==> run M: inputs <==
// total_fir
module total_fir(total_out, x_in, clk);
	input clk;
	input signed[7:0]x_in;
	output signed[15:0]total_out;
	wire signed[7:0]c0 = 8'b0_0010001;
	wire signed[7:0]c1 = 8'b1_1010111;
	wire signed[7:0]c2 = 8'b0_0011000;
	wire signed[7:0]c3 = 8'b1_1000110;
	wire signed[7:0]c4 = 8'b1_0001100;
	wire signed[7:0]c5 = 8'b0_1010110;
	wire signed[7:0]c6 = 8'b1_0011010;
	wire signed[7:0]c7 = 8'b0_0111010;
	wire signed[7:0]c8 = 8'b1_1110000;
	wire signed[7:0]c9 = 8'b0_1111111;
	wire signed[7:0]c10 = 8'b0_0001111;
	wire signed[7:0]c11 = 8'b1_1110111;
	wire signed[7:0]c12 = 8'b1_1101011;
	wire signed[7:0]c13 = 8'b1_0110110;
	wire signed[7:0]c14 = 8'b1_0111100;
	wire signed[7:0]c15 = 8'b1_1010000;
	wire signed[7:0]in_a;
	wire signed[7:0]d1_eigh_out, d2_eigh_out, d3_eigh_out, d4_eigh_out, d5_eigh_out, d6_eigh_out,
					d7_eigh_out, d8_eigh_out, d9_eigh_out, d10_eigh_out, d11_eigh_out, d12_eigh_out,
					d13_eigh_out, d14_eigh_out, d15_eigh_out, d16_eigh_out;
	wire signed[13:0]m1_out, m2_out, m3_out, m4_out, m5_out, m6_out, m7_out, m8_out, m9_out, m10_out,
					m11_out, m12_out, m13_out, m14_out, m15_out, m16_out; 
	wire signed[13:0]d1_fort_out, d2_fort_out, d3_fort_out,  d4_fort_out, d5_fort_out, d6_fort_out,
					d7_fort_out, d8_fort_out, d9_fort_out, d10_fort_out, d11_fort_out, d12_fort_out,
					d13_fort_out, d14_fort_out, d15_fort_out, d16_fort_out;
	wire signed[15:0]a1_out, a2_out, a3_out, a4_out;
	wire signed[15:0]d1_sixt_out, d2_sixt_out, d3_sixt_out, d4_sixt_out;
	wire signed[17:0]total_tmp, a5_out;
	assign in_a = x_in;
	dff #(8) dff_1_eigh( .out_a(d1_eigh_out), .in_a(in_a), .clk(clk) );
	mul mul_1( .out(m1_out), .in_c(c15), .in_a(d1_eigh_out) );
	dff #(14) dff_1_fort( .out_a(d1_fort_out), .in_a(m1_out), .clk(clk) );
	dff #(8) dff_2_eigh( .out_a(d2_eigh_out), .in_a(d1_eigh_out), .clk(clk) );
  ...
clock: 5.0 ns
lec_check: 0
cap_margin: 20
core_aspect_ratio: 1.95
core_margin: 2
core_utilization: 40
cts_cluster_size: 48
min_routing_layer: met2
place_density_lb_addon: 0.13
slew_margin: 20
run.sh (not shown) runs the stock make flow with config.mk's settings and CLKGATE_MAP_FILE=.
==> inputs of run Z, as changes to run M <==
Settings changed: CAP_MARGIN 20 to 25, CELL_PAD_IN_SITES_GLOBAL_PLACEMENT set to 1, CORE_ASPECT_RATIO 1.95 to not set, CORE_UTILIZATION 40 to 17, CTS_CLUSTER_SIZE 48 to 87, GPL_ROUTABILITY_DRIVEN set to 0, GPL_TIMING_DRIVEN set to 0, HOLD_SLACK_MARGIN set to 0.05, MIN_ROUTING_LAYER met2 to not set, PLACE_DENSITY_LB_ADDON 0.13 to not set, SETUP_SLACK_MARGIN set to 0.45, TNS_END_PERCENT set to 60.
==> inputs of run R, as changes to run M <==
Settings changed: CORE_ASPECT_RATIO 1.95 to not set, CORE_UTILIZATION 40 to 72, CTS_CLUSTER_SIZE 48 to not set, MIN_ROUTING_LAYER met2 to not set, PLACE_DENSITY_LB_ADDON 0.13 to 0.26, SETUP_SLACK_MARGIN set to -0.18.
==> flow/constraint.sdc (replaced) <==
create_clock -name core_clock -period 3.45 [get_ports {clk}]
set_input_delay 0.6900 -clock core_clock [delete_from_list [all_inputs] [get_ports {clk}]]
set_output_delay 0.6900 -clock core_clock [all_outputs]
set_load 0.01 [all_outputs]
==> qor summary <==
quantity	run Z	run R	run M
Final period demand of the worst path	4320 ps	4590 ps	4490 ps
Worst hold margin	351 ps	373 ps	359 ps
Total Die Area	184000 µm²	44300 µm²	79100 µm²
Worst hold path endpoint	dff_15_eigh.out_a[0]	dff_15_eigh.out_a[0]	dff_2_eigh.out_a[1]
Layout net count	4020	4386	3998
Final routed wire length divided by cell count	11.5 µm	28.5 µm	17.4 µm
Slew HR	0.420	0.125	0.469
Outcome	finished clean	failed layout checks	finished clean
Reasons for failing layout checks	-	setup timing	-
Cell count of the worst reg-to-reg path	14	16	13
Unrepaired setup endpoints after global routing	true	true	false
Worst EP arrival	4830 ps	4990 ps	4960 ps
Final setup viols	0	109	0


==> inputs of nickel <==
==> flow/design.v <==
module dff(out_a, in_a, clk);
	parameter bitwidth = 8;
	input signed[bitwidth - 1:0]in_a;
	input clk;
	output signed[bitwidth - 1:0]out_a;
	reg signed[bitwidth - 1:0]out_a;
	always@(posedge clk)
		out_a <= in_a;
 endmodule
module mul(out, in_c, in_a);
	input signed[7:0] in_a, in_c;
	output signed[13:0] out;
	wire signed[15:0]sum;
	assign sum = in_a * in_c;
	assign out = sum[15:2];
endmodule
module adder(sum, a, b, c, d);
	parameter bitwidth = 14;
	input signed[bitwidth - 1:0]a, b, c, d;
	output signed[bitwidth + 1:0]sum;
	assign sum = a + b + c + d;
endmodule
module total_fir(total_out, x_in, clk);
	input clk;
	input signed[7:0]x_in;
	output signed[15:0]total_out;
	wire signed[7:0]c0 = 8'b0_0010001;
	wire signed[7:0]c1 = 8'b1_1010111;
	wire signed[7:0]c2 = 8'b0_0011000;
	wire signed[7:0]c3 = 8'b1_1000110;
	wire signed[7:0]c4 = 8'b1_0001100;
	wire signed[7:0]c5 = 8'b0_1010110;
	wire signed[7:0]c6 = 8'b1_0011010;
	wire signed[7:0]c7 = 8'b0_0111010;
	wire signed[7:0]c8 = 8'b1_1110000;
	wire signed[7:0]c9 = 8'b0_1111111;
	wire signed[7:0]c10 = 8'b0_0001111;
	wire signed[7:0]c11 = 8'b1_1110111;
	wire signed[7:0]c12 = 8'b1_1101011;
	wire signed[7:0]c13 = 8'b1_0110110;
	wire signed[7:0]c14 = 8'b1_0111100;
	wire signed[7:0]c15 = 8'b1_1010000;
	wire signed[7:0]in_a;
	wire signed[7:0]d1_eigh_out, d2_eigh_out, d3_eigh_out, d4_eigh_out, d5_eigh_out, d6_eigh_out,
					d7_eigh_out, d8_eigh_out, d9_eigh_out, d10_eigh_out, d11_eigh_out, d12_eigh_out,
					d13_eigh_out, d14_eigh_out, d15_eigh_out, d16_eigh_out;
	wire signed[13:0]m1_out, m2_out, m3_out, m4_out, m5_out, m6_out, m7_out, m8_out, m9_out, m10_out,
					m11_out, m12_out, m13_out, m14_out, m15_out, m16_out; 
	wire signed[13:0]d1_fort_out, d2_fort_out, d3_fort_out,  d4_fort_out, d5_fort_out, d6_fort_out,
					d7_fort_out, d8_fort_out, d9_fort_out, d10_fort_out, d11_fort_out, d12_fort_out,
					d13_fort_out, d14_fort_out, d15_fort_out, d16_fort_out;
	wire signed[15:0]a1_out, a2_out, a3_out, a4_out;
	wire signed[15:0]d1_sixt_out, d2_sixt_out, d3_sixt_out, d4_sixt_out;
	wire signed[17:0]total_tmp, a5_out;
	assign in_a = x_in;
	dff #(8) dff_1_eigh( .out_a(d1_eigh_out), .in_a(in_a), .clk(clk) );
	mul mul_1( .out(m1_out), .in_c(c15), .in_a(d1_eigh_out) );
	dff #(14) dff_1_fort( .out_a(d1_fort_out), .in_a(m1_out), .clk(clk) );
	dff #(8) dff_2_eigh( .out_a(d2_eigh_out), .in_a(d1_eigh_out), .clk(clk) );
	mul mul_2( .out(m2_out), .in_c(c14), .in_a(d2_eigh_out) );
	dff #(14) dff_2_fort( .out_a(d2_fort_out), .in_a(m2_out), .clk(clk) );
	dff #(8) dff_3_eigh( .out_a(d3_eigh_out), .in_a(d2_eigh_out), .clk(clk) );
	mul mul_3( .out(m3_out), .in_c(c13), .in_a(d3_eigh_out) );
	dff #(14) dff_3_fort( .out_a(d3_fort_out), .in_a(m3_out), .clk(clk) );
	dff #(8) dff_4_eigh( .out_a(d4_eigh_out), .in_a(d3_eigh_out), .clk(clk) );
	mul mul_4( .out(m4_out), .in_c(c12), .in_a(d4_eigh_out) );
	dff #(14) dff_4_fort( .out_a(d4_fort_out), .in_a(m4_out), .clk(clk) );
	adder #(14) adder_1( .sum(a1_out), .a(d1_fort_out), .b(d2_fort_out), .c(d3_fort_out), .d(d4_fort_out) );
	dff #(16) dff_1_sixt( .out_a(d1_sixt_out), .in_a(a1_out), .clk(clk) );
	dff #(8) dff_5_eigh( .out_a(d5_eigh_out), .in_a(d4_eigh_out), .clk(clk) );
	mul mul_5( .out(m5_out), .in_c(c11), .in_a(d5_eigh_out) );
	dff #(14) dff_5_fort( .out_a(d5_fort_out), .in_a(m5_out), .clk(clk) );
	dff #(8) dff_6_eigh( .out_a(d6_eigh_out), .in_a(d5_eigh_out), .clk(clk) );
	mul mul_6( .out(m6_out), .in_c(c10), .in_a(d6_eigh_out) );
	dff #(14) dff_6_fort( .out_a(d6_fort_out), .in_a(m6_out), .clk(clk) );
	dff #(8) dff_7_eigh( .out_a(d7_eigh_out), .in_a(d6_eigh_out), .clk(clk) );
	mul mul_7( .out(m7_out), .in_c(c9), .in_a(d7_eigh_out) );
	dff #(14) dff_7_fort( .out_a(d7_fort_out), .in_a(m7_out), .clk(clk) );
	dff #(8) dff_8_eigh( .out_a(d8_eigh_out), .in_a(d7_eigh_out), .clk(clk) );
	mul mul_8( .out(m8_out), .in_c(c8), .in_a(d8_eigh_out) );
	dff #(14) dff_8_fort( .out_a(d8_fort_out), .in_a(m8_out), .clk(clk) );
	adder #(14) adder_2( .sum(a2_out), .a(d5_fort_out), .b(d6_fort_out), .c(d7_fort_out), .d(d8_fort_out) );
	dff #(16) dff_2_sixt( .out_a(d2_sixt_out), .in_a(a2_out), .clk(clk) );
	dff #(8) dff_9_eigh( .out_a(d9_eigh_out), .in_a(d8_eigh_out), .clk(clk) );
	mul mul_9( .out(m9_out), .in_c(c7), .in_a(d9_eigh_out) );
	dff #(14) dff_9_fort( .out_a(d9_fort_out), .in_a(m9_out), .clk(clk) );
	dff #(8) dff_10_eigh( .out_a(d10_eigh_out), .in_a(d9_eigh_out), .clk(clk) );
	mul mul_10( .out(m10_out), .in_c(c6), .in_a(d10_eigh_out) );
	dff #(14) dff_10_fort( .out_a(d10_fort_out), .in_a(m10_out), .clk(clk) );
	dff #(8) dff_11_eigh( .out_a(d11_eigh_out), .in_a(d10_eigh_out), .clk(clk) );
	mul mul_11( .out(m11_out), .in_c(c5), .in_a(d11_eigh_out) );
	dff #(14) dff_11_fort( .out_a(d11_fort_out), .in_a(m11_out), .clk(clk) );
	dff #(8) dff_12_eigh( .out_a(d12_eigh_out), .in_a(d11_eigh_out), .clk(clk) );
	mul mul_12( .out(m12_out), .in_c(c4), .in_a(d12_eigh_out) );
	dff #(14) dff_12_fort( .out_a(d12_fort_out), .in_a(m12_out), .clk(clk) );
	adder #(14) adder_3( .sum(a3_out), .a(d9_fort_out), .b(d10_fort_out), .c(d11_fort_out), .d(d12_fort_out) );
	dff #(16) dff_3_sixt( .out_a(d3_sixt_out), .in_a(a3_out), .clk(clk) );
	dff #(8) dff_13_eigh( .out_a(d13_eigh_out), .in_a(d12_eigh_out), .clk(clk) );
	mul mul_13( .out(m13_out), .in_c(c3), .in_a(d13_eigh_out) );
	dff #(14) dff_13_fort( .out_a(d13_fort_out), .in_a(m13_out), .clk(clk) );
	dff #(8) dff_14_eigh( .out_a(d14_eigh_out), .in_a(d13_eigh_out), .clk(clk) );
	mul mul_14( .out(m14_out), .in_c(c2), .in_a(d14_eigh_out) );
	dff #(14) dff_14_fort( .out_a(d14_fort_out), .in_a(m14_out), .clk(clk) );
	dff #(8) dff_15_eigh( .out_a(d15_eigh_out), .in_a(d14_eigh_out), .clk(clk) );
	mul mul_15( .out(m15_out), .in_c(c1), .in_a(d15_eigh_out) );
	dff #(14) dff_15_fort( .out_a(d15_fort_out), .in_a(m15_out), .clk(clk) );
	dff #(8) dff_16_eigh( .out_a(d16_eigh_out), .in_a(d15_eigh_out), .clk(clk) );
	mul mul_16( .out(m16_out), .in_c(c0), .in_a(d16_eigh_out) );
	dff #(14) dff_16_fort( .out_a(d16_fort_out), .in_a(m16_out), .clk(clk) );
	adder #(14) adder_4( .sum(a4_out), .a(d13_fort_out), .b(d14_fort_out), .c(d15_fort_out), .d(d16_fort_out) );
	dff #(16) dff_4_sixt( .out_a(d4_sixt_out), .in_a(a4_out), .clk(clk) );
	adder #(16) adder_5( .sum(a5_out), .a(d1_sixt_out), .b(d2_sixt_out), .c(d3_sixt_out), .d(d4_sixt_out) );
	dff #(18) dff_eighteen( .out_a(total_tmp), .in_a(a5_out), .clk(clk) );
	assign total_out = total_tmp[17:2];
endmodule
==> flow/run.sh <==
#!/bin/bash
# the make line also repeats each setting of config.mk as NAME=value (left out here)
make -C /OpenROAD-flow-scripts/flow DESIGN_CONFIG=/design/flow/config.mk WORK_HOME=/design/flow/orfs CLKGATE_MAP_FILE= finish
==> flow/config.mk <==
export PLATFORM = sky130hd
export DESIGN_NAME = total_fir
export DESIGN_NICKNAME = total_fir
export VERILOG_FILES = /design/flow/design.v
export SDC_FILE = /design/flow/constraint.sdc
export NUM_CORES = 4
export LEC_CHECK = 0
export CAP_MARGIN = 20
export CORE_ASPECT_RATIO = 0.87
export CORE_MARGIN = 2
export CORE_UTILIZATION = 72
export PLACE_DENSITY = 0.65
export SETUP_SLACK_MARGIN = 0.88
export SLEW_MARGIN = 20
export TNS_END_PERCENT = 5
==> flow/constraint.sdc <==
create_clock -name core_clock -period 3.75 [get_ports {clk}]
set_input_delay 0.7500 -clock core_clock [delete_from_list [all_inputs] [get_ports {clk}]]
set_output_delay 0.7500 -clock core_clock [all_outputs]
set_load 0.01 [all_outputs]
==> fjord: changes against nickel <==
ABC_AREA = 1   (was default)
CORE_ASPECT_RATIO = 0.72   (was 0.87)
CTS_CLUSTER_DIAMETER = 298   (was default)
PLACE_DENSITY = default   (was 0.65)
SETUP_SLACK_MARGIN = default   (was 0.88)
TNS_END_PERCENT = default   (was 5)
==> flow/constraint.sdc (replaced) <==
create_clock -name core_clock -period 2.52 [get_ports {clk}]
set_input_delay 0.5040 -clock core_clock [delete_from_list [all_inputs] [get_ports {clk}]]
set_output_delay 0.5040 -clock core_clock [all_outputs]
set_load 0.01 [all_outputs]
==> results <==
	nickel	fjord
Synth Area in XOR/XNOR	0.0701	0.0532
Core area	42000 um2	44000 um2
Cell count listed in synth_stat.txt	3070	3725
Yosys chip area	30700 um2	32200 um2
Outcome	failed layout checks	did not finish
Last stage reached	-	4_1_cts
Violated checks	setup timing	-
Gate count after technology mapping	3070	3725
Fraction of the mapped netlist area in simple logic gates	0.0692	0.141
Post-Syn Nets	3934	4589
Half-perimeter wire length of the detailed placement result	54.4 mm	75.8 mm
Num rows	70	65
Top cell type's share of synthesized area	0.263	0.250
Post-Syn Area	30700 um2	32200 um2
Synth unique cells	67	38
GPL Wtd Cong	0.881	0.946
Mean instance size in the synthesized netlist	10.0 um2	8.66 um2
Mux frac, synth	0.00232	0
Register area share after synthesis	0.263	0.250
Die Span Y	197 um	184 um
Setup slack after placement	-279 ps	-1210 ps
Area fraction in compound gates	0.102	0.0608
DIE AREA	44300 um2	46500 um2
Die width	225 um	253 um
Post-Synth Adder-Cell Area	0.416	0.397
Core utilization before placement	0.731	0.733
